--- design.v ---
`timescale 1ns / 1ps
module lcd_controller(
    input clk,
    input rst,
    input en,
    input cmd,
    input [7:0] data,
    output reg [7:4] DB,
    output reg LCD_E,
    output reg LCD_RS,
    output LCD_RW,
    output reg busy
    );
	assign LCD_RW = 0;
  wire buffer_write;
  reg buffer_read;
  reg [7:0] buffer_data;
  reg buffer_cmd;
  wire buffer_full;
  wire buffer_empty;
  reg [8:0] memory [0:31];
  reg [4:0] head, tail;
  always @ (negedge clk, posedge rst)
    if (rst)
      tail <= 0;
    else
      if (buffer_write)
        tail <= tail + 1;
  always @ (posedge clk)
    if (buffer_write)
      memory[tail - 5'd1] <= {cmd, data};
  always @ (negedge clk, posedge rst)
    if (rst)
      head <= 0;
    else
      if (buffer_read)
        head <= head + 1;
  always @ (posedge clk, posedge rst)
    if (rst)
      {buffer_cmd, buffer_data} <= 0;
    else
      if (buffer_read)
        {buffer_cmd, buffer_data} <= memory[head - 5'd1];
  reg [6:0] count;
  always @ (posedge clk, posedge rst)
    if (rst)
      count <= 0;
    else
      case ({buffer_write, buffer_read})
        2'b10: count <= count + 1;
        2'b01: count <= count - 1;
      endcase
  assign buffer_empty = (count == 0) ? 1'b1 : 0;
  assign buffer_full = (count == 7'd31) ? 1'b1 : 0;
  reg [24:0] init_seq_count;
  reg [3:0] init_seq_state;
	reg mode_state;
	parameter INIT_MODE = 1'b0;
	parameter NORMAL_MODE = 1'b1;
  reg [7:0] data_init;
  parameter IDLE = 4'd0;
  parameter FIFTEENMS = 4'd1;
  parameter ONE = 4'd2;
  parameter TWO = 4'd3;
  parameter THREE = 4'd4;
  parameter FOUR = 4'd5;
  parameter FIVE = 4'd6;
  parameter SIX = 4'd7;
  parameter SEVEN = 4'd8;
  parameter EIGHT = 4'd9;
  parameter DONE_POWER_INIT = 4'd10;
  always @ (posedge clk, posedge rst)
    if (rst)
      init_seq_state <= IDLE;
    else
      case (init_seq_state)
        IDLE: init_seq_state <= FIFTEENMS;
        FIFTEENMS:
          if (init_seq_count == (25'd750000 - 25'd1)) init_seq_state <= ONE;
          else init_seq_state <= FIFTEENMS;
        ONE:
          if (init_seq_count == (25'd12 - 25'd1)) init_seq_state <= TWO;
          else init_seq_state <= ONE;
        TWO:
          if (init_seq_count == (25'd205000 - 25'd1)) init_seq_state <= THREE;
          else init_seq_state <= TWO;
        THREE:
          if (init_seq_count == (25'd12 - 25'd1)) init_seq_state <= FOUR;
          else init_seq_state <= THREE;
        FOUR:
          if (init_seq_count == (25'd5000 - 25'd1)) init_seq_state <= FIVE;
          else init_seq_state <= FOUR;
        FIVE:
          if (init_seq_count == (25'd12 - 25'd1)) init_seq_state <= SIX;
          else init_seq_state <= FIVE;
        SIX:
          if (init_seq_count == (25'd2000 - 25'd1)) init_seq_state <= SEVEN;
          else init_seq_state <= SIX;
        SEVEN:
          if (init_seq_count == (25'd12 - 25'd1)) init_seq_state <= EIGHT;
          else init_seq_state <= SEVEN;
        EIGHT:
          if (init_seq_count == (25'd2000 - 25'd1)) init_seq_state <= DONE_POWER_INIT;
          else init_seq_state <= EIGHT;
        default: init_seq_state <= DONE_POWER_INIT;
      endcase
  always @ (posedge clk, posedge rst)
    if (rst)
      init_seq_count <= 0;
    else
      case (init_seq_state)
        FIFTEENMS:
          if (init_seq_count == (25'd750000 - 25'd1)) init_seq_count <= 0;
          else init_seq_count <= init_seq_count + 1;
        ONE, THREE, FIVE, SEVEN:
          if (init_seq_count == (25'd12 - 25'd1)) init_seq_count <= 0;
          else init_seq_count <= init_seq_count + 1;
        TWO:
          if (init_seq_count == (25'd205000 - 25'd1)) init_seq_count <= 0;
          else init_seq_count <= init_seq_count + 1;
        FOUR:
          if (init_seq_count == (25'd5000 - 25'd1)) init_seq_count <= 0;
          else init_seq_count <= init_seq_count + 1;
        SIX, EIGHT:
          if (init_seq_count == (25'd2000 - 25'd1)) init_seq_count <= 0;
          else init_seq_count <= init_seq_count + 1;
      endcase
  reg [3:0] timing_seq_state;
  reg [16:0] timing_count;
  parameter INIT_TIMING = 4'd0;
  parameter HIGH_SETUP = 4'd1;
  parameter HIGH_HOLD = 4'd2;
  parameter ONEUS = 4'd3;
  parameter LOW_SETUP = 4'd4;
  parameter LOW_HOLD = 4'd5;
  parameter FORTYUS = 4'd6;
  parameter CLEAR_HOME_PAUSE = 4'd7;
  parameter DONE_WRITE = 4'd8;
  parameter CLEAR_CMD = 8'h01;
  parameter HOME_CMD = 7'h01;
	reg tx_init;
  always @ (posedge clk, posedge rst)
    if (rst)
      timing_seq_state <= 0;
    else
      case (timing_seq_state)
        INIT_TIMING:
          if (tx_init) timing_seq_state <= HIGH_SETUP;
          else timing_seq_state <= INIT_TIMING;
        HIGH_SETUP:
          if (timing_count == 17'd2 - 17'd1) timing_seq_state <= HIGH_HOLD;
          else timing_seq_state <= HIGH_SETUP;
        HIGH_HOLD:
          if (timing_count == 17'd12 - 17'd1) timing_seq_state <= ONEUS;
          else timing_seq_state <= HIGH_HOLD;
        ONEUS:
          if (timing_count == 17'd50 - 17'd1) timing_seq_state <= LOW_SETUP;
          else timing_seq_state <= ONEUS;
        LOW_SETUP:
          if (timing_count == 17'd2 - 17'd1) timing_seq_state <= LOW_HOLD;
          else timing_seq_state <= LOW_SETUP;
        LOW_HOLD:
          if (timing_count == 17'd12 - 17'd1) timing_seq_state <= FORTYUS;
          else timing_seq_state <= LOW_HOLD;
        FORTYUS:
          if (timing_count == 17'd2000 - 17'd1)
            case (mode_state)
              INIT_MODE:
                if ( (data_init == CLEAR_CMD) || (data_init[7:1] == HOME_CMD) )
                  timing_seq_state <= CLEAR_HOME_PAUSE;
                else
                  timing_seq_state <= DONE_WRITE;
              NORMAL_MODE:
                if ( (buffer_data == CLEAR_CMD ) || (buffer_data[7:1] == HOME_CMD) )
                  timing_seq_state <= CLEAR_HOME_PAUSE;
                else
                  timing_seq_state <= DONE_WRITE;
              default: timing_seq_state <= DONE_WRITE;
            endcase
          else
            timing_seq_state <= FORTYUS;
        CLEAR_HOME_PAUSE:
          if (timing_count == 17'd82000 - 17'd1) timing_seq_state <= DONE_WRITE;
          else timing_seq_state <= CLEAR_HOME_PAUSE;
        DONE_WRITE: timing_seq_state <= INIT_TIMING;
      endcase
  always @ (posedge clk, posedge rst)
    if (rst)
      timing_count <= 0;
    else
      case (timing_seq_state)
        HIGH_SETUP, LOW_SETUP:
          if (timing_count == 17'd2 - 17'd1) timing_count <= 0;
          else timing_count <= timing_count + 1;
        HIGH_HOLD, LOW_HOLD:
          if (timing_count == 17'd12 - 17'd1) timing_count <= 0;
          else timing_count <= timing_count + 1;
        ONEUS:
          if (timing_count == 17'd50 - 17'd1) timing_count <= 0;
          else timing_count <= timing_count + 1;
        FORTYUS:
          if (timing_count == 17'd2000 - 17'd1) timing_count <= 0;
          else timing_count <= timing_count + 1;
        CLEAR_HOME_PAUSE:
          if (timing_count == 17'd82000 - 17'd1) timing_count <= 0;
          else timing_count <= timing_count + 1;
      endcase
  reg [5:0] init_mode_state;
  reg [25:0] main_counter;
  parameter INIT = 6'd0;
  parameter FUNCTION_SET = 6'd1;
  parameter ENTRY_SET = 6'd2;
  parameter SET_DISPLAY = 6'd3;
  parameter CLEAR_DISPLAY = 6'd4;
  parameter SET_ADDR = 6'd5;
  parameter CHAR_L = 6'd6;
  parameter CHAR_C = 6'd7;
  parameter CHAR_D1 = 6'd8;
  parameter CHAR_SPACE = 6'd9;
  parameter CHAR_R = 6'd10;
  parameter CHAR_E = 6'd11;
  parameter CHAR_A = 6'd12;
  parameter CHAR_D2 = 6'd13;
  parameter CHAR_Y = 6'd14;
  parameter ONESEC = 6'd15;
  parameter CLEAR_LCD_READY = 6'd16;
  parameter DONE_INIT_MODE = 6'd17;
  parameter TIMEONESEC = 26'd500000;
  always @ (posedge clk, posedge rst)
    if (rst)
      init_mode_state <= 0;
    else
      case (init_mode_state)
        INIT:
          if (init_seq_state == DONE_POWER_INIT) init_mode_state <= FUNCTION_SET;
          else init_mode_state <= INIT;
        FUNCTION_SET:
          if (timing_seq_state == DONE_WRITE) init_mode_state <= ENTRY_SET;
          else init_mode_state <= FUNCTION_SET;
        ENTRY_SET:
          if (timing_seq_state == DONE_WRITE) init_mode_state <= SET_DISPLAY;
          else init_mode_state <= ENTRY_SET;
        SET_DISPLAY:
          if (timing_seq_state == DONE_WRITE) init_mode_state <= CLEAR_DISPLAY;
          else init_mode_state <= SET_DISPLAY;
        CLEAR_DISPLAY:
          if (timing_seq_state == DONE_WRITE) init_mode_state <= SET_ADDR;
          else init_mode_state <= CLEAR_DISPLAY;
        SET_ADDR:
          if (timing_seq_state == DONE_WRITE) init_mode_state <= CHAR_L;
          else init_mode_state <= SET_ADDR;
        CHAR_L:
          if (timing_seq_state == DONE_WRITE) init_mode_state <= CHAR_C;
          else init_mode_state <= CHAR_L;
        CHAR_C:
          if (timing_seq_state == DONE_WRITE) init_mode_state <= CHAR_D1;
          else init_mode_state <= CHAR_C;
        CHAR_D1:
          if (timing_seq_state == DONE_WRITE) init_mode_state <= CHAR_SPACE;
          else init_mode_state <= CHAR_D1;
        CHAR_SPACE:
          if (timing_seq_state == DONE_WRITE) init_mode_state <= CHAR_R;
          else init_mode_state <= CHAR_SPACE;
        CHAR_R:
          if (timing_seq_state == DONE_WRITE) init_mode_state <= CHAR_E;
          else init_mode_state <= CHAR_R;
        CHAR_E:
          if (timing_seq_state == DONE_WRITE) init_mode_state <= CHAR_A;
          else init_mode_state <= CHAR_E;
        CHAR_A:
          if (timing_seq_state == DONE_WRITE) init_mode_state <= CHAR_D2;
          else init_mode_state <= CHAR_A;
        CHAR_D2:
          if (timing_seq_state == DONE_WRITE) init_mode_state <= CHAR_Y;
          else init_mode_state <= CHAR_D2;
        CHAR_Y:
          if (timing_seq_state == DONE_WRITE) init_mode_state <= ONESEC;
          else init_mode_state <= CHAR_Y;
        ONESEC:
          if (main_counter == TIMEONESEC - 26'd1) init_mode_state <= CLEAR_LCD_READY;
          else init_mode_state <= ONESEC;
        CLEAR_LCD_READY:
          if (timing_seq_state == DONE_WRITE) init_mode_state <= DONE_INIT_MODE;
          else init_mode_state <= CLEAR_LCD_READY;
        default:
          init_mode_state <= DONE_INIT_MODE;
      endcase
  always @ (posedge clk, posedge rst)
    if (rst)
      main_counter <= 0;
    else
      case (init_mode_state)
        ONESEC:
          if (main_counter == TIMEONESEC - 26'd1) main_counter <= 0;
          else main_counter <= main_counter + 1;
        default: main_counter <= 0;
      endcase
	always @ (posedge clk, posedge rst)
		if (rst)
			mode_state <= 0;
		else
			case (mode_state)
				INIT_MODE:
					if (init_mode_state == DONE_INIT_MODE) mode_state <= NORMAL_MODE;
					else mode_state <= INIT_MODE;
				default: mode_state <= NORMAL_MODE;
			endcase
	reg normal_mode_state;
  parameter NORMAL_MODE_IDLE = 1'd0;
  parameter WRITE_DATA = 1'd1;
  always @ (posedge clk, posedge rst)
    if (rst)
      normal_mode_state <= 0;
    else
      case (normal_mode_state)
        NORMAL_MODE_IDLE:
          if (!buffer_empty)
            normal_mode_state <= WRITE_DATA;
          else
            normal_mode_state <= NORMAL_MODE_IDLE;
        WRITE_DATA:
          if (timing_seq_state == DONE_WRITE) normal_mode_state <= NORMAL_MODE_IDLE;
          else normal_mode_state <= WRITE_DATA;
        default: normal_mode_state <= NORMAL_MODE_IDLE;
      endcase
  always @ (*) begin
  	case (mode_state)
  		INIT_MODE:
        case (init_mode_state)
          FUNCTION_SET, ENTRY_SET, SET_DISPLAY, CLEAR_DISPLAY, SET_ADDR,
          CHAR_L, CHAR_C, CHAR_D1, CHAR_SPACE, CHAR_R, CHAR_E, CHAR_A, CHAR_D2,
          CHAR_Y, CLEAR_LCD_READY:
            tx_init <= 1'b1;
          default:
            tx_init <= 0;
        endcase
  		NORMAL_MODE:
  			case (normal_mode_state)
          WRITE_DATA:
  					tx_init <= 1'b1;
  				default:
  					tx_init <= 0;
  			endcase
  	endcase
  end
  always @ (*)
		case (mode_state)
			INIT_MODE:
				case (init_mode_state)
				  CHAR_L, CHAR_C, CHAR_D1, CHAR_SPACE, CHAR_R, CHAR_E, CHAR_A,
				  CHAR_D2, CHAR_Y:
            LCD_RS <= 1'b1;
				  default:
            LCD_RS <= 0;
				endcase
			NORMAL_MODE:
				case (normal_mode_state)
          WRITE_DATA:
            LCD_RS <= ~buffer_cmd;
					default:
            LCD_RS <= 0;
				endcase
		endcase
  always @ (*)
		case (init_mode_state)
		  FUNCTION_SET: data_init <= 8'h28;
		  ENTRY_SET: data_init <= 8'h06;
		  SET_DISPLAY: data_init <= 8'h0D;
		  CLEAR_DISPLAY, CLEAR_LCD_READY: data_init <= 8'h01;
		  SET_ADDR: data_init <= 8'h80;
		  CHAR_L: data_init <= 8'h4C;
		  CHAR_C: data_init <= 8'h43;
		  CHAR_D1: data_init <= 8'h44;
		  CHAR_SPACE: data_init <= 8'h20;
		  CHAR_R: data_init <= 8'h72;
		  CHAR_E: data_init <= 8'h65;
		  CHAR_A: data_init <= 8'h61;
		  CHAR_D2: data_init <= 8'h64;
		  CHAR_Y: data_init <= 8'h79;
		  default: data_init <= 0;
		endcase
  always @ (*)
		case (mode_state)
			INIT_MODE:
				case (init_mode_state)
				  INIT:
            case (init_seq_state)
              ONE, THREE, FIVE:
                DB <= 4'h3;
              SEVEN:
                DB <= 4'h2;
              default: DB <= 0;
            endcase
				  default:
            case (timing_seq_state)
              HIGH_SETUP, HIGH_HOLD: DB <= data_init[7:4];
              LOW_SETUP, LOW_HOLD: DB <= data_init[3:0];
              default: DB <= 0;
            endcase
				endcase
			NORMAL_MODE:
        case (normal_mode_state)
          WRITE_DATA:
            case (timing_seq_state)
              HIGH_SETUP, HIGH_HOLD: DB <= buffer_data[7:4];
              LOW_SETUP, LOW_HOLD: DB <= buffer_data[3:0];
              default: DB <= 0;
            endcase
          default: DB <= 0;
        endcase
		endcase
  always @ (*)
		case (mode_state)
			INIT_MODE:
				case (init_mode_state)
				  INIT:
            case (init_seq_state)
              ONE, THREE, FIVE, SEVEN:
                LCD_E <= 1'b1;
              default: LCD_E <= 0;
            endcase
				  default:
            case (timing_seq_state)
              HIGH_SETUP, LOW_SETUP: LCD_E <= 0;
              HIGH_HOLD, LOW_HOLD: LCD_E <= 1'b1;
              default: LCD_E <= 0;
            endcase
				endcase
			NORMAL_MODE:
				case (timing_seq_state)
					HIGH_SETUP, LOW_SETUP: LCD_E <= 0;
					HIGH_HOLD, LOW_HOLD: LCD_E <= 1'b1;
					default: LCD_E <= 0;
				 endcase
		endcase
  always @ (*)
		case (mode_state)
			INIT_MODE:
				case (init_mode_state)
				  DONE_INIT_MODE: busy <= 1'b0;
				  default: busy <= 1'b1;
				endcase
			NORMAL_MODE:
        if (buffer_full) busy <= 1'b1;
        else busy <= 1'b0;
		endcase
  assign buffer_write = ((en) && (!buffer_full)) ? 1'b1 : 0;
  always @ (posedge clk, posedge rst)
    if (rst)
      buffer_read <= 0;
    else
      case (mode_state)
        NORMAL_MODE:
          case (normal_mode_state)
            NORMAL_MODE_IDLE:
              if (!buffer_empty) buffer_read <= 1'b1;
              else buffer_read <= 0;
            default: buffer_read <= 0;
          endcase
        default:
          buffer_read <= 0;
      endcase
endmodule
`timescale 1ns / 1ps
module snaptest(
  input clk,
  input rst,
  input busy,
  input PS2_CLK,
  input PS2_DATA,
  output reg en,
  output reg cmd,
  output reg [7:0] data,
  output reg [7:0] LED
  );
  reg ps2cf;
  reg ps2df;
  wire en_sr_clk_filter;
  wire en_sr_data_filter;
  wire [7:0] ps2_clk_filter;
  wire [7:0] ps2_data_filter;
  shift_register_8bit S1 (
    .clk(clk),
    .rst(rst),
    .en(en_sr_clk_filter),
    .din(PS2_CLK),
    .sr(ps2_clk_filter)
    );
  shift_register_8bit S2 (
    .clk(clk),
    .rst(rst),
    .en(en_sr_data_filter),
    .din(PS2_DATA),
    .sr(ps2_data_filter)
    );
  assign en_sr_clk_filter = 1'b1;
  always @ (posedge clk, posedge rst)
    if (rst)
      ps2cf <= 1'b1;   
    else
      if (ps2_clk_filter == 8'hff) ps2cf <= 1'b1;
      else if (ps2_clk_filter == 8'h00) ps2cf <= 0;
  assign en_sr_data_filter = 1'b1;
  always @ (posedge clk, posedge rst)
    if (rst)
      ps2df <= 1'b1;   
    else
      if (ps2_data_filter == 8'hff) ps2df <= 1'b1;
      else if (ps2_data_filter == 8'h00) ps2df <= 0;
  wire en_sr_keyval1;
  wire en_sr_keyval2;
  wire en_sr_keyval3;
  wire [10:0] sr_val1;
  wire [10:0] sr_val2;
  wire [10:0] sr_val3;
  reg [7:0] keyval1;
  reg [7:0] keyval2;
  reg [7:0] keyval3;
  shift_register_11bit SE1 (
    .clk(clk),
    .rst(rst),
    .en(en_sr_keyval1),
    .din(ps2df),
    .sr(sr_val1)
    );
  shift_register_11bit SE2 (
    .clk(clk),
    .rst(rst),
    .en(en_sr_keyval2),
    .din(ps2df),
    .sr(sr_val2)
    );
  shift_register_11bit SE3 (
    .clk(clk),
    .rst(rst),
    .en(en_sr_keyval3),
    .din(ps2df),
    .sr(sr_val3)
    );
  reg [4:0] state;
  reg [3:0] bit_count;
  parameter IDLE = 5'd0;
  parameter WTCLKLO1 = 5'd1;
  parameter SHIFT1_IN = 5'd2;
  parameter WTCLKHI1 = 5'd3;
  parameter GETKEY1 = 5'd4;
  parameter WTCLKLO2 = 5'd5;
  parameter SHIFT2_IN = 5'd6;
  parameter WTCLKHI2 = 5'd7;
  parameter GETKEY2 = 5'd8;
  parameter BREAKEY = 5'd9;
  parameter WTCLKLO3 = 5'd10;
  parameter SHIFT3_IN = 5'd11;
  parameter WTCLKHI3 = 5'd12;
  parameter GETKEY3 = 5'd13;
  parameter SENDDATA = 5'd14;
  parameter SENDASCII = 5'd15;
  parameter SENDBACKSPACE = 5'd16;
  parameter SENDARROWKEY = 5'd17;
  parameter SENDCAPSLOCK = 5'd18;
  always @ (posedge clk, posedge rst) begin
    if (rst) begin
      state <= 0;
    end
    else begin
      case (state)
        IDLE:
          if (ps2df) state <= IDLE;
          else state <= WTCLKLO1;
        WTCLKLO1:
          case (ps2cf)
            1'b0: state <= SHIFT1_IN;
            1'b1:
              if (bit_count == 11) state <= GETKEY1;
              else state <= WTCLKLO1;
          endcase
        SHIFT1_IN: state <= WTCLKHI1;
        WTCLKHI1:
          if (ps2cf) state <= WTCLKLO1;
          else state <= WTCLKHI1;
        GETKEY1: state <= WTCLKLO2;
		    WTCLKLO2:
          case (ps2cf)
            1'b0: state <= SHIFT2_IN;
            1'b1:
              if (bit_count == 11) state <= GETKEY2;
              else state <= WTCLKLO2;
          endcase
        SHIFT2_IN: state <= WTCLKHI2;
        WTCLKHI2:
          if (ps2cf) state <= WTCLKLO2;
          else state <= WTCLKHI2;
        GETKEY2: state <= BREAKEY;
        BREAKEY:
          if (keyval2 == 8'hF0)
            state <= WTCLKLO3;
          else if (keyval1 == 8'hE0)
            state <= WTCLKLO1;
          else if ((keyval1 == 8'hF0) && ((keyval2 == 8'h12) || (keyval2 == 8'h59)))  
            state <= IDLE;
          else
            state <= WTCLKLO2;
        WTCLKLO3:
          case (ps2cf)
            1'b0: state <= SHIFT3_IN;
            1'b1:
              if (bit_count == 11) state <= GETKEY3;
              else state <= WTCLKLO3;
          endcase
        SHIFT3_IN: state <= WTCLKHI3;
        WTCLKHI3:
          if (ps2cf) state <= WTCLKLO3;
          else state <= WTCLKHI3;
        GETKEY3: state <= SENDDATA;
		    SENDDATA:
    			case (keyval3)
    				8'h66: state <= SENDBACKSPACE;
    				8'h75, 8'h6B, 8'h72, 8'h74: state <= SENDARROWKEY;
            8'h12, 8'h59: state <= IDLE;  
            8'h58: state <= SENDCAPSLOCK;
    				default: state <= SENDASCII;
    			endcase
        SENDASCII:
          if (keyval1 == 8'h12)
            state <= WTCLKLO2;
          else
            state <= IDLE;
		    SENDARROWKEY, SENDBACKSPACE, SENDCAPSLOCK: state <= IDLE;
		endcase
    end
  end
  always @ (posedge clk, posedge rst) begin
    if (rst) begin
      bit_count <= 0;
    end
    else begin
      case (state)
        WTCLKHI1, WTCLKHI2, WTCLKHI3:
          if (ps2cf) bit_count <= bit_count + 1;
        GETKEY1, GETKEY2, GETKEY3:
          bit_count <= 0;
        default:
          bit_count <= bit_count;
      endcase
    end
  end
  assign en_sr_keyval1 = (state == SHIFT1_IN) ? 1'b1 : 0;
  assign en_sr_keyval2 = (state == SHIFT2_IN) ? 1'b1 : 0;
  assign en_sr_keyval3 = (state == SHIFT3_IN) ? 1'b1 : 0;
  always @ (posedge clk, posedge rst) begin
    if (rst)
      keyval1 <= 0;
    else
      if (state == GETKEY1)
        keyval1 <= sr_val1[9:1];
  end
  always @ (posedge clk, posedge rst) begin
    if (rst)
      keyval2 <= 0;
    else
      if (state == GETKEY2)
        keyval2 <= sr_val2[9:1];
  end
  always @ (posedge clk, posedge rst) begin
    if (rst)
      keyval3 <= 0;
    else
      if (state == GETKEY3)
        keyval3 <= sr_val3[9:1];
  end
	reg data_ready;
	always @ (*)
		if (state == SENDDATA)
			data_ready <= 1'b1;
		else
			data_ready <= 0;
	reg [7:0] ascii;
	reg ascii_read;
	reg backspace_read;
	reg arrowkey_read;
  reg shiftkey_read;
  reg capslock_read;
  always @ (*)
    if (state == SENDCAPSLOCK)
      capslock_read <= 1'b1;
    else
      capslock_read <= 0;
  always @ (*)
    if ((state == SENDASCII) && ((keyval1 == 8'h12) || (keyval1 == 8'h59)))
      shiftkey_read <= 1'b1;
    else
      shiftkey_read <= 0;
  always @ (*)
    if (state == SENDASCII)
      ascii_read <= 1'b1;
    else
      ascii_read <= 0;
  always @ (*)
    if (state == SENDBACKSPACE)
      backspace_read <= 1'b1;
    else
      backspace_read <= 0;
  always @ (*)
    if (state == SENDARROWKEY)
      arrowkey_read <= 1'b1;
    else
      arrowkey_read <= 0;
  parameter caps_small_base = 8'h61;
	parameter caps_large_base = 8'h41;
	reg [7:0] caps_base;
	always @ (posedge clk, posedge rst)
    if (rst)
      caps_base <= caps_small_base;
    else
      if (capslock_read)
        case (caps_base)
          caps_small_base:
            if (keyval3 == 8'h58) caps_base <= caps_large_base;
            else caps_base <= caps_small_base;
          caps_large_base:
            if (keyval3 == 8'h58) caps_base <= caps_small_base;
            else caps_base <= caps_large_base;
        endcase
	always @ (posedge clk, posedge rst) begin
		if (rst) begin
			ascii <= 0;
		end
		else begin
			if (state == SENDASCII) begin
				case (keyval3)
					8'h1C:
            if (shiftkey_read)
              case (caps_base)
                caps_small_base: ascii <= (caps_large_base + 0);
                caps_large_base: ascii <= (caps_small_base + 0);
              endcase
            else
              ascii <= (caps_base + 0);	 
					8'h32:
            if (shiftkey_read)
              case (caps_base)
                caps_small_base: ascii <= (caps_large_base + 1);
                caps_large_base: ascii <= (caps_small_base + 1);
              endcase
            else
              ascii <= (caps_base + 1);	 
					8'h21:
            if (shiftkey_read)
              case (caps_base)
                caps_small_base: ascii <= (caps_large_base + 2);
                caps_large_base: ascii <= (caps_small_base + 2);
              endcase
            else
              ascii <= (caps_base + 2);	 
					8'h23:
            if (shiftkey_read)
              case (caps_base)
                caps_small_base: ascii <= (caps_large_base + 3);
                caps_large_base: ascii <= (caps_small_base + 3);
              endcase
            else
              ascii <= (caps_base + 3);	 
					8'h24:
            if (shiftkey_read)
              case (caps_base)
                caps_small_base: ascii <= (caps_large_base + 4);
                caps_large_base: ascii <= (caps_small_base + 4);
              endcase
            else
              ascii <= (caps_base + 4);	 
					8'h2B:
            if (shiftkey_read)
              case (caps_base)
                caps_small_base: ascii <= (caps_large_base + 5);
                caps_large_base: ascii <= (caps_small_base + 5);
              endcase
            else
              ascii <= (caps_base + 5);	 
					8'h34:
            if (shiftkey_read)
              case (caps_base)
                caps_small_base: ascii <= (caps_large_base + 6);
                caps_large_base: ascii <= (caps_small_base + 6);
              endcase
            else
              ascii <= (caps_base + 6);	 
					8'h33:
            if (shiftkey_read)
              case (caps_base)
                caps_small_base: ascii <= (caps_large_base + 7);
                caps_large_base: ascii <= (caps_small_base + 7);
              endcase
            else
              ascii <= (caps_base + 7);	 
					8'h43:
            if (shiftkey_read)
              case (caps_base)
                caps_small_base: ascii <= (caps_large_base + 8);
                caps_large_base: ascii <= (caps_small_base + 8);
              endcase
            else
              ascii <= (caps_base + 8);	 
					8'h3B:
            if (shiftkey_read)
              case (caps_base)
                caps_small_base: ascii <= (caps_large_base + 9);
                caps_large_base: ascii <= (caps_small_base + 9);
              endcase
            else
              ascii <= (caps_base + 9);	 
					8'h42:
            if (shiftkey_read)
              case (caps_base)
                caps_small_base: ascii <= (caps_large_base + 10);
                caps_large_base: ascii <= (caps_small_base + 10);
              endcase
            else
              ascii <= (caps_base + 10);	 
					8'h4B:
            if (shiftkey_read)
              case (caps_base)
                caps_small_base: ascii <= (caps_large_base + 11);
                caps_large_base: ascii <= (caps_small_base + 11);
              endcase
            else
              ascii <= (caps_base + 11);	 
					8'h3A:
            if (shiftkey_read)
              case (caps_base)
                caps_small_base: ascii <= (caps_large_base + 12);
                caps_large_base: ascii <= (caps_small_base + 12);
              endcase
            else
              ascii <= (caps_base + 12);	 
					8'h31:
            if (shiftkey_read)
              case (caps_base)
                caps_small_base: ascii <= (caps_large_base + 13);
                caps_large_base: ascii <= (caps_small_base + 13);
              endcase
            else
              ascii <= (caps_base + 13);	 
					8'h44:
            if (shiftkey_read)
              case (caps_base)
                caps_small_base: ascii <= (caps_large_base + 14);
                caps_large_base: ascii <= (caps_small_base + 14);
              endcase
            else
              ascii <= (caps_base + 14);	 
					8'h4D:
            if (shiftkey_read)
              case (caps_base)
                caps_small_base: ascii <= (caps_large_base + 15);
                caps_large_base: ascii <= (caps_small_base + 15);
              endcase
            else
              ascii <= (caps_base + 15);	 
					8'h15:
            if (shiftkey_read)
              case (caps_base)
                caps_small_base: ascii <= (caps_large_base + 16);
                caps_large_base: ascii <= (caps_small_base + 16);
              endcase
            else
              ascii <= (caps_base + 16);	 
					8'h2D:
            if (shiftkey_read)
              case (caps_base)
                caps_small_base: ascii <= (caps_large_base + 17);
                caps_large_base: ascii <= (caps_small_base + 17);
              endcase
            else
              ascii <= (caps_base + 17);	 
					8'h1B:
            if (shiftkey_read)
              case (caps_base)
                caps_small_base: ascii <= (caps_large_base + 18);
                caps_large_base: ascii <= (caps_small_base + 18);
              endcase
            else
              ascii <= (caps_base + 18);	 
					8'h2C:
            if (shiftkey_read)
              case (caps_base)
                caps_small_base: ascii <= (caps_large_base + 19);
                caps_large_base: ascii <= (caps_small_base + 19);
              endcase
            else
              ascii <= (caps_base + 19);	 
					8'h3C:
            if (shiftkey_read)
              case (caps_base)
                caps_small_base: ascii <= (caps_large_base + 20);
                caps_large_base: ascii <= (caps_small_base + 20);
              endcase
            else
              ascii <= (caps_base + 20);	 
					8'h2A:
            if (shiftkey_read)
              case (caps_base)
                caps_small_base: ascii <= (caps_large_base + 21);
                caps_large_base: ascii <= (caps_small_base + 21);
              endcase
            else
              ascii <= (caps_base + 21);	 
					8'h1D:
            if (shiftkey_read)
              case (caps_base)
                caps_small_base: ascii <= (caps_large_base + 22);
                caps_large_base: ascii <= (caps_small_base + 22);
              endcase
            else
              ascii <= (caps_base + 22);	 
					8'h22:
            if (shiftkey_read)
              case (caps_base)
                caps_small_base: ascii <= (caps_large_base + 23);
                caps_large_base: ascii <= (caps_small_base + 23);
              endcase
            else
              ascii <= (caps_base + 23);	 
					8'h35:
            if (shiftkey_read)
              case (caps_base)
                caps_small_base: ascii <= (caps_large_base + 24);
                caps_large_base: ascii <= (caps_small_base + 24);
              endcase
            else
              ascii <= (caps_base + 24);	 
					8'h1A:
            if (shiftkey_read)
              case (caps_base)
                caps_small_base: ascii <= (caps_large_base + 25);
                caps_large_base: ascii <= (caps_small_base + 25);
              endcase
            else
              ascii <= (caps_base + 25);	 
					8'h45, 8'h70: ascii <= 8'h30;	 
					8'h16, 8'h69: ascii <= 8'h31;	 
					8'h1E, 8'h72: ascii <= 8'h32;	 
					8'h26, 8'h7A: ascii <= 8'h33;	 
					8'h25, 8'h6B: ascii <= 8'h34;	 
					8'h2E, 8'h73: ascii <= 8'h35;	 
					8'h36, 8'h74: ascii <= 8'h36;	 
					8'h3D, 8'h6C: ascii <= 8'h37;	 
					8'h3E, 8'h75: ascii <= 8'h38;	 
					8'h46, 8'h7D: ascii <= 8'h39;	 
					8'h29: ascii <= 8'h20;
					default: ascii <= 8'h41;
				endcase
			end
		end
	end
	assign caps_lock_make_code = (keyval3 == 8'h58) ? 1'b1 : 0;
  parameter S_IDLE = 5'd0;
  parameter S_2 = 5'd2;
  parameter S_ASCII = 5'd3;
  parameter S_WRASCII1 = 5'd4;
  parameter S_WRASCII2 = 5'd5;
  parameter S_WRASCII3 = 5'd6;
  parameter S_CNT16 = 5'd7;
  parameter S_CNT32 = 5'd8;
  parameter S_BACKSPACE = 5'd9;
  parameter S_MOVEADDRLOWRIGHTA = 5'd10;
  parameter S_MOVEADDRLOWRIGHTB = 5'd11;
  parameter S_MOVEADDRLEFTA = 5'd12;
  parameter S_WRSPACE = 5'd13;
  parameter S_MOVEADDRLEFTB = 5'd14;
  parameter S_ARROWKEY = 5'd15;
  parameter S_MOVEADDRARWUP = 5'd16;
  parameter S_MOVEADDRARWDOWN = 5'd17;
  parameter S_MOVEADDRARWLEFT = 5'd18;
  parameter S_MOVEADDRARWRIGHT = 5'd19;
  reg [4:0] data_controller_state;
  reg [5:0] char_count;
  always @ (posedge clk, posedge rst)
    if (rst)
      data_controller_state <= S_IDLE;
    else
      case(data_controller_state)
        S_IDLE:
    			if (!caps_lock_make_code)
            if (char_count == 6'd32)
              data_controller_state <= S_CNT32;
            else
      				case ({busy, data_ready})
      					2'b10: data_controller_state <= S_IDLE;
      					2'b01: data_controller_state <= S_2;
      					default: data_controller_state <= S_IDLE;
      				endcase
    			else
    				data_controller_state <= S_IDLE;
        S_2:
    			if (backspace_read)
    				data_controller_state <= S_BACKSPACE;
    			else if (ascii_read)
    				data_controller_state <= S_ASCII;
    			else if (arrowkey_read)
    				data_controller_state <= S_ARROWKEY;
        S_ASCII:
          if (char_count == 6'd16)
            data_controller_state <= S_CNT16;
          else
            data_controller_state <= S_WRASCII1;
  		  S_WRASCII1: data_controller_state <= S_WRASCII2;
  		  S_WRASCII2:
    			if (!busy)
    				data_controller_state <= S_WRASCII3;
    			else
    				data_controller_state <= S_WRASCII2;
  		  S_WRASCII3: data_controller_state <= S_IDLE;
  		  S_CNT16: data_controller_state <= S_WRASCII1;
  		  S_CNT32: data_controller_state <= S_IDLE;
  		  S_BACKSPACE:
    			if (char_count == 0)
    				data_controller_state <= S_MOVEADDRLOWRIGHTA;
    			else
    				data_controller_state <= S_MOVEADDRLEFTA;
  		  S_MOVEADDRLEFTA: data_controller_state <= S_WRSPACE;
  		  S_MOVEADDRLOWRIGHTA: data_controller_state <= S_WRSPACE;
  		  S_WRSPACE:
    			if (char_count == 0)
    				data_controller_state <= S_MOVEADDRLOWRIGHTB;
    			else
    				data_controller_state <= S_MOVEADDRLEFTB;
  		  S_MOVEADDRLEFTB: data_controller_state <= S_IDLE;
  		  S_MOVEADDRLOWRIGHTB: data_controller_state <= S_IDLE;
  		  S_ARROWKEY:
          case (keyval3)
            8'h75: data_controller_state <= S_MOVEADDRARWUP;
            8'h72: data_controller_state <= S_MOVEADDRARWDOWN;
            8'h6B: data_controller_state <= S_MOVEADDRARWLEFT;
            8'h74: data_controller_state <= S_MOVEADDRARWRIGHT;
          endcase
        S_MOVEADDRARWUP: data_controller_state <= S_IDLE;
        S_MOVEADDRARWDOWN: data_controller_state <= S_IDLE;
        S_MOVEADDRARWLEFT: data_controller_state <= S_IDLE;
        S_MOVEADDRARWRIGHT: data_controller_state <= S_IDLE;
		endcase
  reg [5:0] char_count_sub;
  reg line_bit;
	always @ (*)
    if (char_count <= 6'd16)
      line_bit <= 0;
    else
      line_bit <= 1'b1;
	always @ (*)
    if (char_count <= 6'd16)
      char_count_sub <= 6'd1;
    else
      char_count_sub <= 6'd17;
  always @ (posedge clk, posedge rst)
    if (rst)
      {cmd,data} <= 0;
    else
  		case (data_controller_state)
  			S_WRASCII3: {cmd,data} <= {1'b0, ascii};
  			S_CNT16: {cmd,data} <= {1'b1, 8'hC0};
  			S_CNT32: {cmd,data} <= {1'b1, 8'h80};
  			S_MOVEADDRLEFTA,
        S_MOVEADDRLEFTB:
          {cmd, data} <= {1'b1, 1'b1, line_bit, char_count[5:0] - char_count_sub};
  			S_WRSPACE: {cmd, data} <= {1'b0, 8'h20};
  			S_MOVEADDRLOWRIGHTA, S_MOVEADDRLOWRIGHTB:
  				{cmd, data} <= {1'b1, 8'hCF};
        S_MOVEADDRARWUP, S_MOVEADDRARWDOWN:
          if (line_bit)
            {cmd, data} <= {1'b1, 1'b1, ~line_bit, char_count[5:0] - char_count_sub + 6'd1};
          else
            {cmd, data} <= {1'b1, 1'b1, ~line_bit, char_count[5:0]};
        S_MOVEADDRARWLEFT:
          if (char_count == 6'd16)
            {cmd, data} <= {1'b1, 8'h8F};
          else if (char_count == 6'd0)
            {cmd, data} <= {1'b1, 8'hCF};
          else
            {cmd, data} <= {1'b1, 1'b1, line_bit, char_count[5:0] - char_count_sub};
        S_MOVEADDRARWRIGHT:
          if (char_count == 6'd15)
            {cmd, data} <= {1'b1, 8'hC0};
          else if (char_count == 6'd31)
            {cmd, data} <= {1'b1, 8'h80};
          else
            {cmd, data} <= {1'b1, 1'b1, line_bit, char_count[5:0] - char_count_sub + 6'd2};
  		endcase
  always @ (posedge clk)
    if (rst)
      en <= 0;
    else
  		case (data_controller_state)
  			S_WRASCII3,
        S_CNT16,
        S_CNT32,
        S_MOVEADDRLEFTA,
        S_MOVEADDRLEFTB,
  			S_WRSPACE,
        S_MOVEADDRLOWRIGHTA,
        S_MOVEADDRLOWRIGHTB,
        S_MOVEADDRARWUP,
        S_MOVEADDRARWDOWN,
        S_MOVEADDRARWLEFT,
        S_MOVEADDRARWRIGHT:
  				en <= 1'b1;
  			default:
  				en <= 0;
		  endcase
	always @ (posedge clk, posedge rst) begin
		if (rst)
			char_count <= 0;
		else
			case (data_controller_state)
				S_WRASCII3: char_count <= char_count + 1;
				S_CNT32: char_count <= 0;
				S_MOVEADDRLEFTB: char_count <= char_count - 1;
        S_MOVEADDRLOWRIGHTB: char_count <= 6'd31;
        S_MOVEADDRARWUP,
        S_MOVEADDRARWDOWN:
          if (char_count > 16)
            char_count <= char_count - 6'd16;
          else
            char_count <= char_count + 6'd16;
        S_MOVEADDRARWLEFT:
          if (char_count == 6'd0)
            char_count <= 6'd31;
          else
            char_count <= char_count - 1;
        S_MOVEADDRARWRIGHT:
          if (char_count == 6'd31)
            char_count <= 0;
          else
            char_count <= char_count + 1;
			endcase
	end
	always @ (posedge clk, posedge rst) begin
    if (rst)
      LED <= 0;
    else
		  LED <= keyval1;
  end
endmodule
module shift_register_11bit(
  input clk,
  input rst,
  input en,
  input din,
  output reg [10:0] sr
  );
  always @ (posedge clk, posedge rst)
    if (rst)
      sr <= 0;
    else
      if (en)
        sr <= {din, sr[10:1]};
endmodule
module shift_register_8bit(
  input clk,
  input rst,
  input en,
  input din,
  output reg [7:0] sr
  );
  always @ (posedge clk, posedge rst)
    if (rst)
      sr <= 8'hff;
    else
      if (en)
        sr <= {din, sr[7:1]};
endmodule
`timescale 1ns / 1ps
module lcd_top(
  input clk,
  input rst,
  input PS2_CLK,
  input PS2_DATA,
  output [7:4] DB,
  output LCD_E,
  output LCD_RS,
  output LCD_RW,
  output [7:0] LED
  );
  wire busy;
  wire cmd;
  wire en;
  wire [7:0] data;
  snaptest LD1 (
    .clk(clk),
    .rst(rst),
    .busy(busy),
	 .PS2_CLK(PS2_CLK),
	 .PS2_DATA(PS2_DATA),
    .cmd(cmd),
    .en(en),
    .data(data),
	 .LED(LED)
    );
  lcd_controller LC1 (
    .clk(clk),
    .rst(rst),
    .en(en),
    .cmd(cmd),
    .data(data),
    .DB(DB),
    .LCD_E(LCD_E),
    .LCD_RS(LCD_RS),
    .LCD_RW(LCD_RW),
    .busy(busy)
    );
endmodule
--- run.sh ---
#!/bin/bash
# the make line also repeats each setting of config.mk as NAME=value (left out here)
make -C /OpenROAD-flow-scripts/flow DESIGN_CONFIG=/design/flow/config.mk WORK_HOME=/design/flow/orfs CLKGATE_MAP_FILE= finish
--- config.mk ---
export PLATFORM = sky130hd
export DESIGN_NAME = lcd_top
export DESIGN_NICKNAME = lcd_top
export VERILOG_FILES = /design/flow/design.v
export SDC_FILE = /design/flow/constraint.sdc
export NUM_CORES = 4
export LEC_CHECK = 0
export CAP_MARGIN = 20
export CORE_MARGIN = 2
export CORE_UTILIZATION = 40
export SLEW_MARGIN = 20
--- constraint.sdc ---
create_clock -name core_clock -period 19.8 [get_ports {clk}]
set_input_delay 3.9600 -clock core_clock [delete_from_list [all_inputs] [get_ports {clk}]]
set_output_delay 3.9600 -clock core_clock [all_outputs]
set_load 0.01 [all_outputs]
==> flow_metrics.env, run 1 <==
# yosys + openroad results
export IMPL_hold_viol_final=0
export IMPL_grt_max_degree=75
export IMPL_cts_root_buf="clkbuf_16"
export IMPL_crit_path_start="rst"
export IMPL_r2r_end="LC1.buffer_data[3]"
export IMPL_hold_path_class="reg2reg"
export IMPL_synthCells=1941
export IMPL_antenna_cells=0
export IMPL_sequentialPower_mw=1.20
export IMPL_worst_setup_path_type="in2async"
export IMPL_cp_num_buf_inv=3
export IMPL_async_flop_share_pct=46.7
export IMPL_warnings=43
export IMPL_coreArea_mm2=0.0617
export IMPL_status="no timing/DRC/antenna violations"
export IMPL_fp_utilization_pct=40.5
export IMPL_mux_share_pct=11.0
export IMPL_synth_logic_top_family="simple AND/OR/NAND/NOR gates"
export IMPL_timing_critical_path_to="LC1.tail[1]"
export IMPL_slew_headroom_pct=25.6
export IMPL_synth_flop_count=542
export IMPL_yosysChipArea_mm2=0.0250
export IMPL_htreeDepth=2
export IMPL_critPathTopFamily="buffers and inverters"
export IMPL_tns_ps=0
export IMPL_cp_max_fo=51
export IMPL_ys_sh_simple_pct=13.3
export IMPL_crit_path_end_kind="async pin"
export IMPL_holdBufCountCts=0
export IMPL_drc=0
export IMPL_cp_arrival_ps=5380
export IMPL_fin_skew_ps=46.6
export IMPL_dieArea_mm2=0.0645
export IMPL_post_cts_setup_buffers=0
export IMPL_cts_tree="done"
export IMPL_area_growth_pct=11.4
export IMPL_yosys_top_cells_area="edfxtp_1, dfrtp_1, mux4_2, nor2_1, mux2_2"
export IMPL_grt_pass1_wl_um=89500
export IMPL_insertion_delay_ps=640
export IMPL_drv_slew=0
export IMPL_regToRegSetupSlack_ps=6500
export IMPL_hp_start="LD1.S1.sr[6]"
export IMPL_ff_type="edfxtp_1"
export IMPL_leakagePower_nw=9.40
export IMPL_die_w_um=254
export IMPL_firstDrtPassIters=5
export IMPL_drtAntennaViolNets=0
export IMPL_clkTransAtPathRegs_ps=60
export IMPL_pg_comb_mw=0.0349
export IMPL_ir_drop_uv=75.1
export IMPL_cts_resized=0
export IMPL_nFillCells=5569
export IMPL_synth_dominant_cell_count="edfxtp_1"
export IMPL_synth_cell_types=86
export IMPL_power_internal_mw=1.79
export IMPL_p_clk_share_pct=45.9
export IMPL_die_h_um=254
export IMPL_ys_seq_share_pct=60.1
export IMPL_worstPathCellList="clkdlybuf4s50_1 > clkinvlp_4 > buf_4"
export IMPL_slowest_delay_ps=660
export IMPL_synthAoiAreaFrac_pct=8.44
export IMPL_edf_count=288
export IMPL_r2r_start="LC1.head[0]"
export IMPL_design_area_mm2=0.0279
export IMPL_antenna_found_initial=0
export IMPL_yosysCellCount=1941
export IMPL_dr_total_vias=15910
export IMPL_ys_top_cells_by_count="edfxtp_1, dfrtp_1, nor2_1"
export IMPL_worst_pin_slew_ps=1110
export IMPL_setup_viol=0
export IMPL_rr_worst_depth=7
export IMPL_required_ps=10630
export IMPL_dpl_cell_area_mm2=0.0259
export IMPL_wl_per_cell_um=19.5
export IMPL_ctsLongestPathBuffers=3
export IMPL_syn_area_mm2=0.0250
export IMPL_min_delay_worst_endpoint="LD1.S1.sr[5]"
export IMPL_power_switching_mw=0.491
export IMPL_cts_sinks=542
export IMPL_rsz0062_at_grt="false"
export IMPL_gr_total_overflow=0
export IMPL_crit_cells=3
export IMPL_yosysTopAreaCellShare_pct=34.6
export IMPL_totalWireLength_um=55100
export IMPL_yosysWarnings=5
export IMPL_post_dp_hpwl_um=35200
export IMPL_cts_buffers=56
export IMPL_largest_area_cell="edfxtp_1"
export IMPL_p_per_area_mw_per_mm2=81.8
export IMPL_synth_xor_area_share_pct=3.01
export IMPL_seqPwrFrac_pct=52.6
export IMPL_grt_pass1_vias=16106
export IMPL_grt_total_usage_pct=17.5
export IMPL_nNetsFinal=1977
export IMPL_combinationalPowerShare_pct=1.5
export IMPL_swShare_pct=21.5
export IMPL_cap_violations=0
export IMPL_p_clk_mw=1.05
export IMPL_synth_adder_area_share_pct=1.83
export IMPL_synth_avg_cell_area_um2=12.9
export IMPL_drt_initial_drc_count=1284
export IMPL_startpoint_type="input port"
export IMPL_ios=19
export IMPL_vias_per_cell=5.64
export IMPL_hold_depth=0
export IMPL_port_buffers=17
export IMPL_num_rows=91
export IMPL_maxPowerGroup="registers"
export IMPL_cp_slowest_cell="buf_4"
export IMPL_gp_congestion=0.847
## cell type report
| class | count | area, µm² | share of cell area [%] |
|---|---|---|---|
| clock buffer | 71 | 1490 | 5.34 |
| clock inverter | 35 | 340 | 1.22 |
| inverter | 51 | 195 | 0.701 |
| multi-input combinational | 1254 | 9460 | 34.0 |
| sequential | 542 | 15000 | 54.0 |
| tap | 837 | 1050 | 3.76 |
| timing repair buffer | 32 | 298 | 1.07 |
## per-layer routing
layer / track usage (%) / wire length [µm] / up-vias
met1: 23.5 / 23900 / 8049
met4: 5.65 / 1350 / 0
li1: - / - / 7342
met3: 2.46 / 2950 / 90
met2: 29.5 / 26900 / 429
met5: 0 / 0 / -
## metrics by stage
step | util, % | power [mW] | std cells | setup slack [ps] | hold WS [ps]
2_1_floorplan | - | 1.25 | 1942 | 2770 | 352
3_3_place_gp | 42.1 | 1.26 | 2711 | 4560 | 355
3_5_place_dp | 42.1 | 1.26 | 2711 | 4520 | 363
4_1_cts | 45.0 | 2.30 | 2817 | 5160 | 365
5_1_grt | 45.2 | 2.35 | 2822 | 5040 | 377
6_report | 45.2 | 2.28 | 2822 | 5250 | 369
==> inputs of run 2 (changes only) <==
- CORE_UTILIZATION: 40 -> 10
- clock period: 19.8 -> 22.4 ns (I/O delays scaled with it)
==> run 2 against run 1 <==
  * Sequential share of layout area shrank 5.4 points
  * Largest cell class unchanged
  * Synthesized cell count is the same
  * Critical path depth shrank 1
  * Cell area grew 11%
  * Cell count grew 88%
  * Clock-buffer cell count shrank 2
  * Still clean on timing, DRC and antenna
==> flow_metrics.env, run 2 <==
# yosys + openroad results
export IMPL_status="no timing/DRC/antenna violations"
export IMPL_ys_top_cells_by_count="edfxtp_1, dfrtp_1, nor2_1"
export IMPL_maxPowerGroup="registers"
export IMPL_crit_path_start="rst"
export IMPL_dr_total_vias=15770
export IMPL_seqPwrFrac_pct=52.7
export IMPL_power_switching_mw=0.427
export IMPL_final_seq_area_mm2=0.0150
export IMPL_cts_resized=0
export IMPL_synth_avg_cell_area_um2=12.9
export IMPL_die_w_um=504
export IMPL_p_clk_mw=0.921
export IMPL_critPathTopFamily="buffers and inverters"
export IMPL_totalWireLength_um=55000
export IMPL_worst_setup_path_type="in2async"
export IMPL_dieArea_mm2=0.254
export IMPL_firstDrtPassIters=5
export IMPL_synth_cell_types=86
export IMPL_gp_congestion=0.817
export IMPL_drc=0
export IMPL_grt_total_usage_pct=4.19
export IMPL_logic_area_mm2=0.00941
export IMPL_synth_adder_area_share_pct=1.83
export IMPL_leakagePower_nw=9.40
export IMPL_post_cts_setup_buffers=0
export IMPL_post_dp_hpwl_um=36000
export IMPL_power_internal_mw=1.58
export IMPL_hold_viol_final=0
export IMPL_place_ws_ps=5640
export IMPL_dp_cells=5205
export IMPL_yosysChipArea_mm2=0.0250
export IMPL_grt_pass1_wl_um=88900
export IMPL_cp_max_fo=99
export IMPL_coreArea_mm2=0.249
export IMPL_holdBufCountCts=0
export IMPL_edf_count=288
export IMPL_gr_total_overflow=0
export IMPL_pg_comb_mw=0.0308
export IMPL_r2r_end="LC1.buffer_data[3]"
export IMPL_warnings=43
export IMPL_cp_slowest_cell="clkdlybuf4s50_1"
export IMPL_fp_utilization_pct=10.1
export IMPL_yosysCellCount=1941
export IMPL_num_rows=183
export IMPL_p_clk_share_pct=45.8
export IMPL_ir_drop_uv=50.2
export IMPL_hold_path_class="reg2reg"
export IMPL_cts_root_buf="clkbuf_16"
export IMPL_antenna_found_initial=1
export IMPL_cts_tree="done"
export IMPL_timing_critical_path_to="LC1.tail[3]"
export IMPL_fin_ws_ps=6340
export IMPL_required_ps=11920
export IMPL_cts_buffers=54
export IMPL_worst_pin_slew_ps=1080
export IMPL_swShare_pct=21.2
export IMPL_ios=19
export IMPL_hold_depth=0
export IMPL_nNetsFinal=1974
export IMPL_combinationalPowerShare_pct=1.5
export IMPL_ys_seq_share_pct=60.1
export IMPL_yosys_top_cells_area="edfxtp_1, dfrtp_1, mux4_2, nor2_1, mux2_2"
export IMPL_final_cells=5310
export IMPL_rr_worst_depth=7
export IMPL_clkTransAtPathRegs_ps=60
export IMPL_ys_sh_simple_pct=13.3
export IMPL_slew_headroom_pct=26.9
export IMPL_insertion_delay_ps=620
export IMPL_mux_share_pct=11.0
export IMPL_die_h_um=504
export IMPL_sequentialPower_mw=1.06
export IMPL_worstPathCellList="clkdlybuf4s50_1 > inv_8"
export IMPL_crit_path_end_kind="async pin"
export IMPL_drtAntennaViolNets=0
export IMPL_fin_skew_ps=39.7
export IMPL_r2r_start="LC1.head[0]"
export IMPL_rsz0062_at_grt="false"
export IMPL_synth_xor_area_share_pct=3.01
export IMPL_ff_type="edfxtp_1"
export IMPL_drt_initial_drc_count=1438
export IMPL_p_per_area_mw_per_mm2=65.1
export IMPL_crit_cells=2
export IMPL_yosysWarnings=5
export IMPL_synthAoiAreaFrac_pct=8.44
export IMPL_cp_num_buf_inv=2
export IMPL_nFillCells=27998
export IMPL_cts_sinks=542
export IMPL_async_flop_share_pct=46.7
export IMPL_setup_viol=0
export IMPL_largest_area_cell="edfxtp_1"
export IMPL_min_delay_worst_endpoint="LD1.S2.sr[3]"
export IMPL_cap_violations=0
export IMPL_grt_max_degree=100
export IMPL_synth_dominant_cell_count="edfxtp_1"
export IMPL_cp_arrival_ps=5580
export IMPL_slowest_delay_ps=510
export IMPL_synthCells=1941
export IMPL_wl_per_cell_um=10.4
export IMPL_fin_worst_hold_slack_ps=368
export IMPL_drv_slew=0
export IMPL_synth_flop_count=542
export IMPL_htreeDepth=2
export IMPL_regToRegSetupSlack_ps=7450
export IMPL_yosysTopAreaCellShare_pct=34.6
export IMPL_hp_start="LD1.S2.sr[4]"
export IMPL_vias_per_cell=2.97
export IMPL_ctsLongestPathBuffers=3
export IMPL_port_buffers=17
export IMPL_startpoint_type="input port"
export IMPL_syn_area_mm2=0.0250
export IMPL_area_growth_pct=23.7
export IMPL_synth_logic_top_family="simple AND/OR/NAND/NOR gates"
export IMPL_tns_ps=0
export IMPL_grt_pass1_vias=15883
run 2: through the flow:
stage	total power, mW	cell area, µm²	util [%]
after floorplan	1.10	25000	-
final	2.01	30900	12.4
after global routing	2.09	30900	12.4
after global placement	1.11	29100	11.7
after CTS	2.04	30900	12.4
after detailed placement	1.11	29100	11.7
run 2: layer usage:
metal  wire (µm)  part of all wire, %  global-route usage (%)
met4        1330                  2.4                    1.27
met5           0                    0                       0
met3        2990                  5.4                   0.814
met1       24800                   45                    5.51
met2       25900                   47                    6.89
run 2: layout make-up:
cell class,count,share of cell area [%]
flip-flops and latches,542,48.6
multi-input cells,1254,30.4
well taps,3330,13.5
clock buffers,69,4.75
clock inverters,32,1.12
repair buffers,31,0.975
inverters,51,0.643
diodes,1,0.00809
==> inputs of run 3 (changes only) <==
- CORE_UTILIZATION: 10 -> 62
- CTS_CLUSTER_SIZE: default -> 99
- clock period: 22.4 -> 14.2 ns (I/O delays scaled with it)
==> run 3 against run 2 <==
  * Worst setup slack got worse by 2600 ps
  * Sequential power up 58%
  * Die area shrank 83%
  * Area after synthesis is the same
  * Clock-buffer cell count is 2 lower
  * Cell count shrank 53%
  * Cell area shrank 12%
  * Clock skew increased by 12 ps
  * Via count grew 2.2%
  * Combinational power is 59% higher
  * Clock power increased by 52%
  * Power up 55%
  * Critical path type is now reg2reg
  * Largest cell class unchanged
==> flow_metrics.env, run 3 <==
# yosys + openroad results
export IMPL_dpl_cell_area_mm2=0.0256
export IMPL_mux_share_pct=11.0
export IMPL_vias_per_cell=6.43
export IMPL_setup_viol=0
export IMPL_design_area_mm2=0.0273
export IMPL_synth_cell_types=86
export IMPL_hold_depth=0
export IMPL_ios=19
export IMPL_swShare_pct=21.7
export IMPL_synth_dominant_cell_count="edfxtp_1"
export IMPL_ys_sh_simple_pct=13.3
export IMPL_drtAntennaViolNets=0
export IMPL_cts_tree="done"
export IMPL_required_ps=14640
export IMPL_ctsLongestPathBuffers=3
export IMPL_p_clk_mw=1.40
export IMPL_drt_initial_drc_count=1707
export IMPL_cts_sinks=542
export IMPL_dp_cells=2400
export IMPL_grt_max_degree=183
export IMPL_timing_critical_path_to="LC1.buffer_data[1]"
export IMPL_grt_pass1_wl_um=90500
export IMPL_async_flop_share_pct=46.7
export IMPL_final_cells=2505
export IMPL_place_ws_ps=3400
export IMPL_power_switching_mw=0.677
export IMPL_nNetsFinal=1973
export IMPL_pg_comb_mw=0.0491
export IMPL_sequentialPower_mw=1.67
export IMPL_edf_count=288
export IMPL_slowest_delay_ps=940
export IMPL_maxPowerGroup="registers"
export IMPL_yosys_top_cells_area="edfxtp_1, dfrtp_1, mux4_2, nor2_1, mux2_2"
export IMPL_startpoint_type="register"
export IMPL_rsz0062_at_grt="false"
export IMPL_p_per_area_mw_per_mm2=114
export IMPL_regToRegSetupSlack_ps=3690
export IMPL_yosysTopAreaCellShare_pct=34.6
export IMPL_synth_avg_cell_area_um2=12.9
export IMPL_post_cts_setup_buffers=0
export IMPL_worstPathCellList="buf_4 > inv_1 > ha_4 > mux4_2 > mux4_2 > mux2i_1 > a21oi_1"
export IMPL_synth_xor_area_share_pct=3.01
export IMPL_hold_viol_final=0
export IMPL_cp_max_fo=73
export IMPL_p_clk_share_pct=44.8
export IMPL_worst_pin_slew_ps=1030
export IMPL_port_buffers=17
export IMPL_fp_utilization_pct=62.9
export IMPL_leakagePower_nw=9.34
export IMPL_gr_total_overflow=0
export IMPL_power_internal_mw=2.44
export IMPL_holdBufCountCts=0
export IMPL_crit_path_end_kind="register"
export IMPL_drc=0
export IMPL_synth_flop_count=542
export IMPL_antenna_found_initial=0
export IMPL_num_rows=73
export IMPL_ys_seq_share_pct=60.1
export IMPL_critPathTopFamily="multiplexers"
export IMPL_cp_num_buf_inv=2
export IMPL_post_dp_hpwl_um=37300
export IMPL_ff_type="edfxtp_1"
export IMPL_synthCells=1941
export IMPL_grt_total_usage_pct=28.2
export IMPL_yosysCellCount=1941
export IMPL_hp_start="LD1.S2.sr[4]"
export IMPL_combinationalPowerShare_pct=1.6
export IMPL_crit_top_cell="mux4_2"
export IMPL_p_total_mw=3.12
export IMPL_cap_violations=0
export IMPL_yosysChipArea_mm2=0.0250
export IMPL_grt_pass1_vias=15588
export IMPL_yosysWarnings=5
export IMPL_warnings=47
export IMPL_die_w_um=205
export IMPL_largest_area_cell="edfxtp_1"
export IMPL_crit_path_start="LC1.head[0]"
export IMPL_area_growth_pct=9.19
export IMPL_cts_root_buf="clkbuf_16"
export IMPL_coreArea_mm2=0.0397
export IMPL_crit_cells=7
export IMPL_seqPwrFrac_pct=53.7
export IMPL_status="no timing/DRC/antenna violations"
export IMPL_syn_area_mm2=0.0250
export IMPL_cp_arrival_ps=10950
export IMPL_synthAoiAreaFrac_pct=8.44
export IMPL_worst_setup_path_type="reg2reg"
export IMPL_slew_headroom_pct=30.9
export IMPL_synth_logic_top_family="simple AND/OR/NAND/NOR gates"
export IMPL_cp_slowest_cell="ha_4"
export IMPL_cts_buffers=55
export IMPL_clkTransAtPathRegs_ps=60
export IMPL_hold_path_class="reg2reg"
export IMPL_gp_congestion=0.927
export IMPL_wl_per_cell_um=22.9
export IMPL_cts_resized=0
export IMPL_r2r_end="LC1.buffer_data[1]"
export IMPL_rr_worst_depth=7
export IMPL_insertion_delay_ps=630
export IMPL_tns_ps=0
export IMPL_dr_total_vias=16119
export IMPL_fin_skew_ps=51.3
export IMPL_drv_slew=0
export IMPL_ir_drop_uv=104
export IMPL_firstDrtPassIters=6
export IMPL_min_delay_worst_endpoint="LD1.S2.sr[3]"
export IMPL_fin_ws_ps=3690
export IMPL_ys_top_cells_by_count="edfxtp_1, dfrtp_1, nor2_1"
export IMPL_r2r_start="LC1.head[0]"
export IMPL_die_h_um=205
export IMPL_totalWireLength_um=57500
export IMPL_htreeDepth=2
export IMPL_dieArea_mm2=0.0419
export IMPL_synth_adder_area_share_pct=1.83
export IMPL_antenna_cells=0
-- run 3: metal layers --
| layer | track usage [%] | routed length [µm] | up-vias |
|---|---|---|---|
| met5 | 0 | 0 | - |
| met4 | 7.87 | 1300 | 0 |
| met3 | 6.46 | 4870 | 81 |
| met2 | 43.1 | 26900 | 680 |
| met1 | 41.1 | 24400 | 8052 |
| li1 | - | - | 7306 |
-- run 3: layout make-up --
class                           instances  area, µm²
Clock inverter                         37        273
Multi-Input combinational cell       1254       9410
Clock buffer                           67       1450
Sequential cell                       542      15000
Tap cell                              525        657
Timing Repair Buffer                   29        273
Inverter                               51        195
Fill cell                            2781      12400
-- run 3: through the flow --
| step | hold WS, ps | utilization, % |
|---|---|---|
| finish | 361 | 68.7 |
| global route | 368 | 68.7 |
| CTS | 362 | 68.7 |
| detailed placement | 357 | 64.3 |
| global placement | 357 | 64.3 |
| floorplan | 352 | - |
==> inputs of run 4 (changes only) <==
- ABC_AREA: default -> 1
- CORE_UTILIZATION: 62 -> 70
- CTS_CLUSTER_DIAMETER: default -> 329
- CTS_CLUSTER_SIZE: 99 -> default
- GPL_TIMING_DRIVEN: default -> 1
- PLACE_DENSITY_LB_ADDON: default -> 0.03
- clock period: 14.2 -> 10.9 ns (I/O delays scaled with it)
==> run 4 against run 3 <==
  * Hold slack gained 5.3 ps
  * Register-to-register slack lost 1600 ps
  * Non-clock buffer count is the same
  * Critical path type unchanged
  * Cell area grew 5.7%
  * Highest routed layer unchanged
  * Largest cell class unchanged
  * Worst setup slack lost 1600 ps
  * Sequential power grew 31%
  * Global-route usage grew 6.0 points
  * Still clean on timing, DRC and antenna
==> flow_metrics.env, run 4 <==
# yosys + openroad results
export IMPL_sequentialPower_mw=2.18
export IMPL_startpoint_type="register"
export IMPL_fin_skew_ps=41.0
export IMPL_yosys_top_cells_area="edfxtp_1, dfrtp_1, nand2_1, nor2_1, o21ai_0"
export IMPL_drv_slew=0
export IMPL_nNetsFinal=2932
export IMPL_critPathTopFamily="buffers and inverters"
export IMPL_p_clk_share_pct=45.3
export IMPL_firstDrtPassIters=5
export IMPL_yosysTopAreaCellShare_pct=32.6
export IMPL_synth_logic_top_family="simple AND/OR/NAND/NOR gates"
export IMPL_crit_path_start="LC1.head[0]"
export IMPL_synth_xor_area_share_pct=2.14
export IMPL_yosysChipArea_mm2=0.0265
export IMPL_r2r_end="LC1.buffer_data[0]"
export IMPL_largest_area_cell="edfxtp_1"
export IMPL_worstPathCellList="inv_4 > ha_2 > xor2_4 > inv_2 > o211ai_1 > nand3_1 > nand3_1 > nand3_1 > o21ai_1"
export IMPL_synth_avg_cell_area_um2=9.15
export IMPL_yosysWarnings=5
export IMPL_fin_worst_hold_slack_ps=366
export IMPL_seqPwrFrac_pct=52.6
export IMPL_dp_cells=3346
export IMPL_synth_adder_area_share_pct=1.73
export IMPL_worst_setup_path_type="reg2reg"
export IMPL_cts_sinks=542
export IMPL_cp_num_buf_inv=2
export IMPL_synthAoiAreaFrac_pct=11.0
export IMPL_crit_path_end_kind="register"
export IMPL_hold_viol_final=0
export IMPL_ios=19
export IMPL_cp_arrival_ps=9290
export IMPL_ctsLongestPathBuffers=3
export IMPL_post_dp_hpwl_um=42300
export IMPL_edf_count=288
export IMPL_dieArea_mm2=0.0395
export IMPL_fin_ws_ps=2130
export IMPL_ys_sh_simple_pct=22.7
export IMPL_antenna_cells=0
export IMPL_grt_pass1_vias=20901
export IMPL_crit_cells=9
export IMPL_combinationalPowerShare_pct=2.1
export IMPL_cts_root_buf="clkbuf_16"
export IMPL_cts_tree="done"
export IMPL_die_h_um=199
export IMPL_drtAntennaViolNets=0
export IMPL_synth_flop_count=542
export IMPL_status="no timing/DRC/antenna violations"
export IMPL_gr_total_overflow=0
export IMPL_yosysCellCount=2900
export IMPL_cp_max_fo=63
export IMPL_warnings=45
export IMPL_p_per_area_mw_per_mm2=144
export IMPL_r2r_start="LC1.head[0]"
export IMPL_slowest_delay_ps=690
export IMPL_slew_headroom_pct=21.0
export IMPL_required_ps=11420
export IMPL_ys_seq_share_pct=56.6
export IMPL_pg_comb_mw=0.0884
export IMPL_synth_dominant_cell_count="nand2_1"
export IMPL_place_ws_ps=2000
export IMPL_port_buffers=17
export IMPL_hp_start="LD1.S2.sr[2]"
export IMPL_mux_share_pct=0.0377
export IMPL_fp_utilization_pct=70.8
export IMPL_leakagePower_nw=11.0
export IMPL_coreArea_mm2=0.0375
export IMPL_nFillCells=2495
export IMPL_area_growth_pct=8.71
export IMPL_gp_congestion=0.955
export IMPL_rsz0062_at_grt="false"
export IMPL_setup_viol=0
export IMPL_die_w_um=199
export IMPL_post_cts_setup_buffers=0
export IMPL_holdBufCountCts=0
export IMPL_grt_max_degree=107
export IMPL_hold_depth=0
export IMPL_cap_violations=0
export IMPL_insertion_delay_ps=620
export IMPL_tns_ps=0
export IMPL_drt_initial_drc_count=1866
export IMPL_ir_drop_uv=147
export IMPL_drc=0
export IMPL_regToRegSetupSlack_ps=2130
export IMPL_cp_slowest_cell="xor2_4"
export IMPL_antenna_found_initial=0
export IMPL_grt_total_usage_pct=34.2
export IMPL_rr_worst_depth=9
export IMPL_htreeDepth=2
export IMPL_crit_top_cell="nand3_1"
export IMPL_totalWireLength_um=66200
export IMPL_cts_resized=0
export IMPL_grt_pass1_wl_um=106000
export IMPL_syn_area_mm2=0.0265
export IMPL_swShare_pct=21.9
export IMPL_hold_path_class="reg2reg"
export IMPL_num_rows=71
export IMPL_async_flop_share_pct=46.7
export IMPL_final_cells=3449
export IMPL_dr_total_vias=21295
export IMPL_maxPowerGroup="registers"
export IMPL_postLayoutCoreUtil_pct=77.0
export IMPL_ys_top_cells_by_count="nand2_1, nor2_1, edfxtp_1"
export IMPL_timing_critical_path_to="LC1.buffer_data[0]"
export IMPL_clkTransAtPathRegs_ps=60
export IMPL_wl_per_cell_um=19.2
export IMPL_power_internal_mw=3.24
export IMPL_synthCells=2900
export IMPL_worst_pin_slew_ps=1180
export IMPL_power_switching_mw=0.909
export IMPL_vias_per_cell=6.17
export IMPL_cts_buffers=54
export IMPL_ff_type="edfxtp_1"
export IMPL_synth_cell_types=64
export IMPL_p_clk_mw=1.88
export IMPL_min_delay_worst_endpoint="LD1.S2.sr[1]"
-- run 4: metal layers --
layer,track usage (%),wire (µm)
met3,5.26,5260
met5,0,0
met1,44.8,26000
met2,56.4,31900
met4,16.2,2990
-- run 4: through the flow --
stage	area, µm²	power, mW
3_3_place_gp	27000	2.30
5_1_grt	28800	4.25
6_report	28800	4.15
2_1_floorplan	26500	2.28
4_1_cts	28800	4.16
3_5_place_dp	27000	2.31
-- run 4: final cells by class --
| class | instances | area (µm²) | area share [%] |
|---|---|---|---|
| multi-input cells | 1977 | 9990 | 34.6 |
| clock buffers | 66 | 1450 | 5.01 |
| inverters | 288 | 1090 | 3.79 |
| flip-flops and latches | 542 | 15000 | 52.1 |
| clock inverters | 36 | 364 | 1.26 |
| well taps | 511 | 639 | 2.22 |
| repair buffers | 29 | 280 | 0.972 |
Power is estimated from default activity; no workload was simulated.
